==> trial 89: inputs <==
## a_filter_reference_32x11
module a_filter_reference_32x11(
    input [31:0] x_in,
    input clk,
    input [5:0] reset,
    output [31:0] y_out);
    wire [10:0] a1_1;
    wire [10:0] a1_2;
    wire [10:0] a1_3;
    wire [10:0] a1_4;
    wire [10:0] b1;
    assign a1_1 = -11'sd208;
    assign a1_2 = -11'sd1021;
    assign a1_3 = -11'sd930;
    assign a1_4 = -11'sd1010;
    assign b1 = 11'sd307;
    wire [31:0] y_1;
    wire [31:0] y_2;
    wire [31:0] y_3;
    wire [31:0] y_4;
    wire [31:0] y_5;
    fos_exact_v4 first_stage(x_in,a1_4,clk,reset[0],y_1);
    fos_exact_v3 second_stage(y_1,a1_3,b1,clk,reset[1],y_2);
    fos_exact_v2 third_stage(y_2,a1_2,clk,reset[2],y_3);
    fos_exact_v2 fourth_stage(y_3,a1_2,clk,reset[3],y_4);
    fos_exact_v1 fifth_stage(y_4,a1_1,clk,reset[4],y_5);
    fos_exact_v1 sixth_stage(y_5,a1_1,clk,reset[5],y_out);
endmodule
Settings: LEC_CHECK=0, CAP_MARGIN=40, CORE_MARGIN=2, CORE_UTILIZATION=71, CTS_CLUSTER_DIAMETER=201, CTS_CLUSTER_SIZE=41, PLACE_DENSITY_LB_ADDON=0.02, SETUP_SLACK_MARGIN=1.26, SLEW_MARGIN=20, TNS_END_PERCENT=5; clock period 4.37 ns.
run.sh (not shown) runs the stock make flow with config.mk's settings and CLKGATE_MAP_FILE=.
==> build 8: changes against trial 89 <==
CAP_MARGIN = 20   (was 40)
CORE_UTILIZATION = 72   (was 71)
CTS_CLUSTER_DIAMETER = unset   (was 201)
CTS_CLUSTER_SIZE = 72   (was 41)
PLACE_DENSITY_LB_ADDON = 0.0   (was 0.02)
SETUP_SLACK_MARGIN = 2.47   (was 1.26)
TNS_END_PERCENT = unset   (was 5)
==> flow/constraint.sdc (replaced) <==
create_clock -name core_clock -period 8.38 [get_ports {clk}]
set_input_delay 1.6760 -clock core_clock [delete_from_list [all_inputs] [get_ports {clk}]]
set_output_delay 1.6760 -clock core_clock [all_outputs]
set_load 0.01 [all_outputs]
==> results <==
| quantity | build 8 | trial 89 |
|---|---|---|
| Result of the run | failed layout checks | stopped before the end |
| Last stage reached | - | global routing (5_1_grt) |
| Layout check failures | setup timing | - |
| Worst slack, placed | 0.123 ns | -2.98 ns |
| Overall die area | 0.0791 mm² | 0.0802 mm² |
| EDFF count, synth | 0 | 0 |
| Core Region | 0.0759 mm² | 0.0773 mm² |
| Buffers inserted by post-CTS timing repair | 102 | 32 |
| Number of warnings printed during yosys synthesis | 4 | 4 |
| Area fraction of the dominant cell type after synthesis | 0.255 | 0.255 |
| Adder-Cell Fraction of Synth Area | 0.411 | 0.411 |
| H-tree level count | 3 | 1 |
| Register share after synthesis | 0.197 | 0.197 |
| Post-synth ARST share | 0 | 0 |
| Chip Width | 281 µm | 283 µm |
| CTS resizes | 323 | 457 |
| Routability congestion estimate | 0.922 | 0.947 |
| Multiplexer fraction of the synthesized cell area | 0.00197 | 0.00197 |
| Half-perimeter wire length of the detailed placement result | 106000 µm | 130000 µm |
| Total placed instance area | 0.0593 mm² | 0.0683 mm² |
| Core Util at FP | 0.728 | 0.715 |
| Instance count after placement with tap cells included | 7387 | 8777 |
| Total clock buffers created by CTS | 66 | 17 |
| FP Rows | 101 | 102 |
| Synthesized area per cell | 8.70 µm² | 8.70 µm² |
| Maximum clock insertion buffer count | 3 | 3 |
| Overall die height | 281 µm | 283 µm |

==> build 95 <==
Starting RTL as in the previous note.
clock: 6.39 ns
lec_check: 0
abc_area: 1
cap_margin: 25
cell_pad_in_sites_detail_placement: 0
cell_pad_in_sites_global_placement: 0
core_aspect_ratio: 0.98
core_margin: 2
core_utilization: 40
cts_cluster_diameter: 33
cts_cluster_size: 48
gpl_routability_driven: 0
max_routing_layer: met4
min_routing_layer: met2
slew_margin: 20
tns_end_percent: 95
==> build 98 (differences from build 95) <==
- ABC_AREA: 1 -> not set
- CAP_MARGIN: 25 -> 20
- CELL_PAD_IN_SITES_DETAIL_PLACEMENT: 0 -> 1
- CELL_PAD_IN_SITES_GLOBAL_PLACEMENT: 0 -> 2
- CORE_ASPECT_RATIO: 0.98 -> not set
- CTS_CLUSTER_SIZE: 48 -> not set
- GPL_ROUTABILITY_DRIVEN: 0 -> not set
- MAX_ROUTING_LAYER: met4 -> not set
- SLEW_MARGIN: 20 -> 30
- TNS_END_PERCENT: 95 -> not set
==> flow/constraint.sdc (replaced) <==
create_clock -name core_clock -period 9.0 [get_ports {clk}]
set_input_delay 1.8000 -clock core_clock [delete_from_list [all_inputs] [get_ports {clk}]]
set_output_delay 1.8000 -clock core_clock [all_outputs]
set_load 0.01 [all_outputs]
==> trial 47 (differences from build 95) <==
- CAP_MARGIN: 25 -> 20
- CELL_PAD_IN_SITES_DETAIL_PLACEMENT: 0 -> not set
- CELL_PAD_IN_SITES_GLOBAL_PLACEMENT: 0 -> not set
- CORE_ASPECT_RATIO: 0.98 -> 0.91
- CORE_UTILIZATION: 40 -> 72
- CTS_CLUSTER_DIAMETER: 33 -> not set
- CTS_CLUSTER_SIZE: 48 -> not set
- GPL_ROUTABILITY_DRIVEN: 0 -> not set
- MAX_ROUTING_LAYER: met4 -> not set
- MIN_ROUTING_LAYER: met2 -> not set
- PLACE_DENSITY: not set -> 0.39
- TNS_END_PERCENT: 95 -> not set
==> flow/constraint.sdc (replaced) <==
create_clock -name core_clock -period 8.54 [get_ports {clk}]
set_input_delay 1.7080 -clock core_clock [delete_from_list [all_inputs] [get_ports {clk}]]
set_output_delay 1.7080 -clock core_clock [all_outputs]
set_load 0.01 [all_outputs]
==> results <==
| quantity | trial 47 | build 95 | build 98 |
|---|---|---|---|
| Status | finished clean | aborted with a tool error | finished clean |
| Last stage reached | - | 5_1_grt | - |
| Start point of the worst min-delay path | sixth_stage.Samples_in1[31] | - | third_stage.Samples_in1[11] |
| Adder share | 35.9% | 35.9% | 41.1% |
| Net count reported at finish | 10,300 | - | 8,162 |
| Total inserted antenna cells | 3 | - | 1 |
| Non-clock buffers, area share | 1.12% | - | 1.87% |
| Setup slack on the worst flop-to-flop path | 0.69 ns | - | 0.61 ns |
| Number of nets produced by synthesis | 10,200 | 10,200 | 7,954 |
| Layout inverter count without the clock tree | 2,213 | - | 1,581 |
| Data required time of the worst path | 6.83 ns | - | 7.20 ns |
| Min Hold Slack | 0.444 ns | - | 0.450 ns |
| Worst flop-to-flop path endpoint | third_stage.Samples_in1[31] | - | second_stage.Samples_out[28] |
| Critical Path Sink Type | output port | - | output port |
| Post-synthesis simple-gate area fraction | 18.0% | 18.0% | 10.9% |
| Area of the multi-input gates | 44,600 sq um | - | 39,100 sq um |
| Routed WL per cell | 20.6 um | - | 17.3 um |
| Number of buffers and inverters on the critical path | 8 | - | 9 |
| Drt initial violations | 6,787 | - | 5,011 |
| Biggest Area Class | logic gates | - | logic gates |
| Site row count | 103 | 144 | 136 |

==> try-quartz: inputs <==
Starting RTL as in the previous note.
clock: 6.45 ns
lec_check: 0
cap_margin: 30
core_aspect_ratio: 0.83
core_margin: 2
core_utilization: 56
gpl_routability_driven: 0
gpl_timing_driven: 0
setup_slack_margin: -0.16
slew_margin: 20
==> inputs of try-sierra, as changes to try-quartz <==
CAP_MARGIN = 20   (was 30)
CORE_ASPECT_RATIO = default   (was 0.83)
CORE_UTILIZATION = 28   (was 56)
GPL_ROUTABILITY_DRIVEN = default   (was 0)
GPL_TIMING_DRIVEN = default   (was 0)
SETUP_SLACK_MARGIN = default   (was -0.16)
==> flow/constraint.sdc (replaced) <==
create_clock -name core_clock -period 8.86 [get_ports {clk}]
set_input_delay 1.7720 -clock core_clock [delete_from_list [all_inputs] [get_ports {clk}]]
set_output_delay 1.7720 -clock core_clock [all_outputs]
set_load 0.01 [all_outputs]
==> inputs of try-umber, as changes to try-quartz <==
ABC_AREA = 0   (was default)
CAP_MARGIN = 20   (was 30)
CELL_PAD_IN_SITES_GLOBAL_PLACEMENT = 3   (was default)
CORE_ASPECT_RATIO = 1.52   (was 0.83)
CORE_UTILIZATION = 44   (was 56)
CTS_CLUSTER_DIAMETER = 79   (was default)
CTS_CLUSTER_SIZE = 85   (was default)
GPL_TIMING_DRIVEN = 1   (was 0)
MAX_ROUTING_LAYER = met4   (was default)
PLACE_DENSITY_LB_ADDON = 0.02   (was default)
SETUP_SLACK_MARGIN = default   (was -0.16)
SLEW_MARGIN = 15   (was 20)
TNS_END_PERCENT = 55   (was default)
==> results.txt <==
Implementation status.

- The run finished, with violations left.
- Failing layout checks were recorded as negative setup slack.
- The highest net fanout along the worst path is 5.
- Measured against its own limit, the worst slew margin works out to 31.3%.
- Summing over the stages, the warning tally comes to 130.
- The count of vias placed by the detailed router is 41500.
- Per STA, the startpoint of the critical path is sixth_stage.Samples_out[11]$_SDFF_PP0_.
- The non-clock buffer share of cell area is 4.22%.
- The setup slack after placement is -1780 ps.
- From the final report, the count of setup violators was given as 60.
- Once routing completed, OpenROAD measured the worst setup slack at -1760 ps.
- The slew at the pin closest to its max-slew limit is 1020 ps.
Source of the figures above: try-quartz

==> results.txt <==
Implementation status.

- The run finished, with violations left.
- The checks that failed: negative setup slack.
- The worst slew margin relative to its limit is 43.5%.
- Looking at the critical path, the highest net fanout was 5.
- The total of endpoints with negative setup slack in the final report is 68.
- The count of vias placed by the detailed router is 45700.
- For the pin with the worst max-slew slack, the measured transition is 844 ps.
- The final worst setup slack is -1630 ps.
- The layout report lists the non-clock buffer share of cell area as 14.6%.
- The setup slack after placement is -1620 ps.
Source of the figures above: try-umber

==> results.txt <==
Implementation status.

- The met2 track demand over resource is 20.8%.
- The final route contains 39600 vias.
- The flow ran to the end and the layout has no timing, DRC or antenna violations.
- STA on the placed design reports a worst setup slack of -309 ps.
- The worst setup path startpoint is sixth_stage.Samples_out[4]$_SDFF_PP0_.
- Buffers outside the clock tree occupy 2.05% of the routed design's cell area.
- The pin closest to its max-slew limit shows a slew of 1030 ps.
- The count of tool warnings is 128.
- The highest net fanout along the worst path is 4.
- The largest total area in the synthesized netlist belongs to sky130_fd_sc_hd__ha_1.
- In this run the tightest slew margin relative to its limit is 31.0%.
- The total of endpoints with negative setup slack in the final report is 0.
- The multiplexer area fraction after synthesis is 0.197%.
- Once routing completed, OpenROAD measured the worst setup slack at 176 ps.
- The logic share of the area is 62.5%.
Source of the figures above: try-sierra


==> inputs of run a <==
a_filter_reference_32x11 again, from the RTL that the note above started with.
clock: 4.37 ns
lec_check: 0
cap_margin: 20
core_margin: 2
core_utilization: 70
cts_cluster_diameter: 201
cts_cluster_size: 41
max_routing_layer: met4
place_density_lb_addon: 0.06
setup_slack_margin: 1.29
slew_margin: 20
==> run b (differences from run a) <==
==> flow/config.mk (replaced) <==
export PLATFORM = sky130hd
export DESIGN_NAME = a_filter_reference_32x11
export DESIGN_NICKNAME = a_filter_reference_32x11
export VERILOG_FILES = /design/flow/design.v
export SDC_FILE = /design/flow/constraint.sdc
export NUM_CORES = 4
export LEC_CHECK = 0
export CAP_MARGIN = 20
export CORE_MARGIN = 2
export CORE_UTILIZATION = 72
export CTS_CLUSTER_SIZE = 71
export PLACE_DENSITY_LB_ADDON = 0.0
export SETUP_SLACK_MARGIN = 2.49
export SLEW_MARGIN = 20
==> flow/constraint.sdc (replaced) <==
create_clock -name core_clock -period 8.38 [get_ports {clk}]
set_input_delay 1.6760 -clock core_clock [delete_from_list [all_inputs] [get_ports {clk}]]
set_output_delay 1.6760 -clock core_clock [all_outputs]
set_load 0.01 [all_outputs]
==> run c (differences from run a) <==
==> flow/config.mk (replaced) <==
export PLATFORM = sky130hd
export DESIGN_NAME = a_filter_reference_32x11
export DESIGN_NICKNAME = a_filter_reference_32x11
export VERILOG_FILES = /design/flow/design.v
export SDC_FILE = /design/flow/constraint.sdc
export NUM_CORES = 4
export LEC_CHECK = 0
export CAP_MARGIN = 20
export CELL_PAD_IN_SITES_GLOBAL_PLACEMENT = 2
export CORE_MARGIN = 2
export CORE_UTILIZATION = 40
export MIN_ROUTING_LAYER = met2
export SLEW_MARGIN = 20
==> flow/constraint.sdc (replaced) <==
create_clock -name core_clock -period 9.0 [get_ports {clk}]
set_input_delay 1.8000 -clock core_clock [delete_from_list [all_inputs] [get_ports {clk}]]
set_output_delay 1.8000 -clock core_clock [all_outputs]
set_load 0.01 [all_outputs]
==> notes <==
In run b the via count is smaller than in run c, by about 14%.
Of run b and run c, run c has the higher first-iteration DRC count (gap 24%, measured against run c).
Between run c and run b, the lower clock-buffer cell count is in run b (gap 29).
In flip-flop count, run c and run b do not differ.
Run a failed in clock tree synthesis (4_1_cts) with DPL-0033. Run c finished with timing, DRC and antenna clean. Run b ran to the end with violations: max-capacitance violations, max-slew violations, negative setup slack.
Routed wire length: run c is lower than run b (22%).
Clock skew: run c is higher than run b (0.0016 ns).
Synthesized cell count is the same in run a and run b.
Against run c, the global-route usage of run b is higher by 6.0 points.
==> figures <==
	run c	run a	run b
Clock transition at path regs	0.06 ns	-	0.06 ns
Vias per std cell	6.64	-	6.12
Number of post-CTS setup repair buffers	5	-	181
Global routing usage on met1	0%	-	38.3%
Count of tool warnings	130	-	130
CP Depth	32	-	29
Total detailed-routing wirelength	137 mm	-	175 mm
Combinational share of cell area	63.1%	-	65.3%
Number of buffers created by CTS	74	-	60
Number of fillers in the final layout	14000	-	3367
Arrival time worst endpoint	6.89 ns	-	9.44 ns
Detailed-routing iteration count for the pre-antenna-repair pass	7	-	9
Cell area after placement	58300 µm²	71600 µm²	59400 µm²
Run status	no timing/DRC/antenna violations	aborted with a tool error	failed layout checks
Stage where the flow stopped	-	clock tree synthesis (4_1_cts)	-
Layout check failures	-	-	max-capacitance violations, max-slew violations, negative setup slack
Min Hold Slack	0.452 ns	-	0.464 ns
Endpoint required time on the critical path	7.20 ns	-	6.70 ns
Hold Fails Final Rpt	0	-	0
Setup slack of the worst register-to-register path	0.62 ns	-	-2.28 ns
RSZ-0062 raised after global routing	true	-	true

==> inputs of job 7041 <==
a_filter_reference_32x11 again, from the RTL that the note above started with.
make LEC_CHECK=0 ABC_AREA=1 CAP_MARGIN=20 CELL_PAD_IN_SITES_GLOBAL_PLACEMENT=3 CORE_MARGIN=2 CORE_UTILIZATION=69 GPL_TIMING_DRIVEN=1 MIN_ROUTING_LAYER=met2 PLACE_DENSITY_LB_ADDON=0.15 SETUP_SLACK_MARGIN=-0.39 SLEW_MARGIN=20 TNS_END_PERCENT=70 finish   # period 5.65 ns
==> job 8637: changes against job 7041 <==
ABC_AREA = default   (was 1)
CELL_PAD_IN_SITES_GLOBAL_PLACEMENT = default   (was 3)
CORE_UTILIZATION = 72   (was 69)
CTS_CLUSTER_SIZE = 95   (was default)
GPL_TIMING_DRIVEN = default   (was 1)
MIN_ROUTING_LAYER = default   (was met2)
PLACE_DENSITY = 0.38   (was default)
PLACE_DENSITY_LB_ADDON = default   (was 0.15)
SETUP_SLACK_MARGIN = default   (was -0.39)
TNS_END_PERCENT = default   (was 70)
==> flow/constraint.sdc (replaced) <==
create_clock -name core_clock -period 6.32 [get_ports {clk}]
set_input_delay 1.2640 -clock core_clock [delete_from_list [all_inputs] [get_ports {clk}]]
set_output_delay 1.2640 -clock core_clock [all_outputs]
set_load 0.01 [all_outputs]
==> impl_metrics.ini <==
; flow metrics
[floorplan]
row_count = 111
die_width_um = 307

[synthesis]
ys_sh_adder_pct = 35.9
avgSynthCellArea_um2 = 7.37
top_cell_area_share_pct = 22.3
synthCells = 8591
netlist_area_mm2 = 0.0633
topCellsByArea = ha_1 22%, dfxtp_1 17%, fa_1 14%
ys_seq_share_pct = 17.2
ys_cells = 8591

[run_status]
firstError = [ERROR FLW-0024] Place density exceeds 1.0 (current PLACE_DENSITY_LB_ADDON =  0.15). Please check if the value of  PLACE_DENSITY_LB_ADDON is between 0 and 0.99.
lastStage = global placement without I/O (3_1_place_gp_skip_io)
status = did not finish
-- figures above: job 7041

==> impl_metrics.ini <==
; flow metrics
[synthesis]
flop_cell = dfxtp_1
fp_nets = 7954
avgSynthCellArea_um2 = 8.70
synthCells = 6357
top_cell_area_share_pct = 25.5
edf_count = 0
topCellsByArea = ha_1 26%, dfxtp_1 20%, fa_1 16%
netlist_area_mm2 = 0.0553
common_cells = 1581 x inv_1, 1128 x ha_1, 625 x nor2_1
ys_seq_share_pct = 19.7
ys_sh_adder_pct = 41.1
ys_cells = 6357

[run_status]
firstError = [ERROR GRT-0232] Routing congestion too high. Check the congestion heatmap in the GUI.
lastStage = global routing (5_1_grt)
status = did not finish

[placed_design]
gp_congestion = 0.931
placed_cell_area_mm2 = 0.0661

[floorplan]
row_count = 101
die_width_um = 281

[cts]
cts_setup_buffers = 132

[grt]
grt_use_met3_pct = 79.3
gr-total-overflow = 764
-- figures above: job 8637

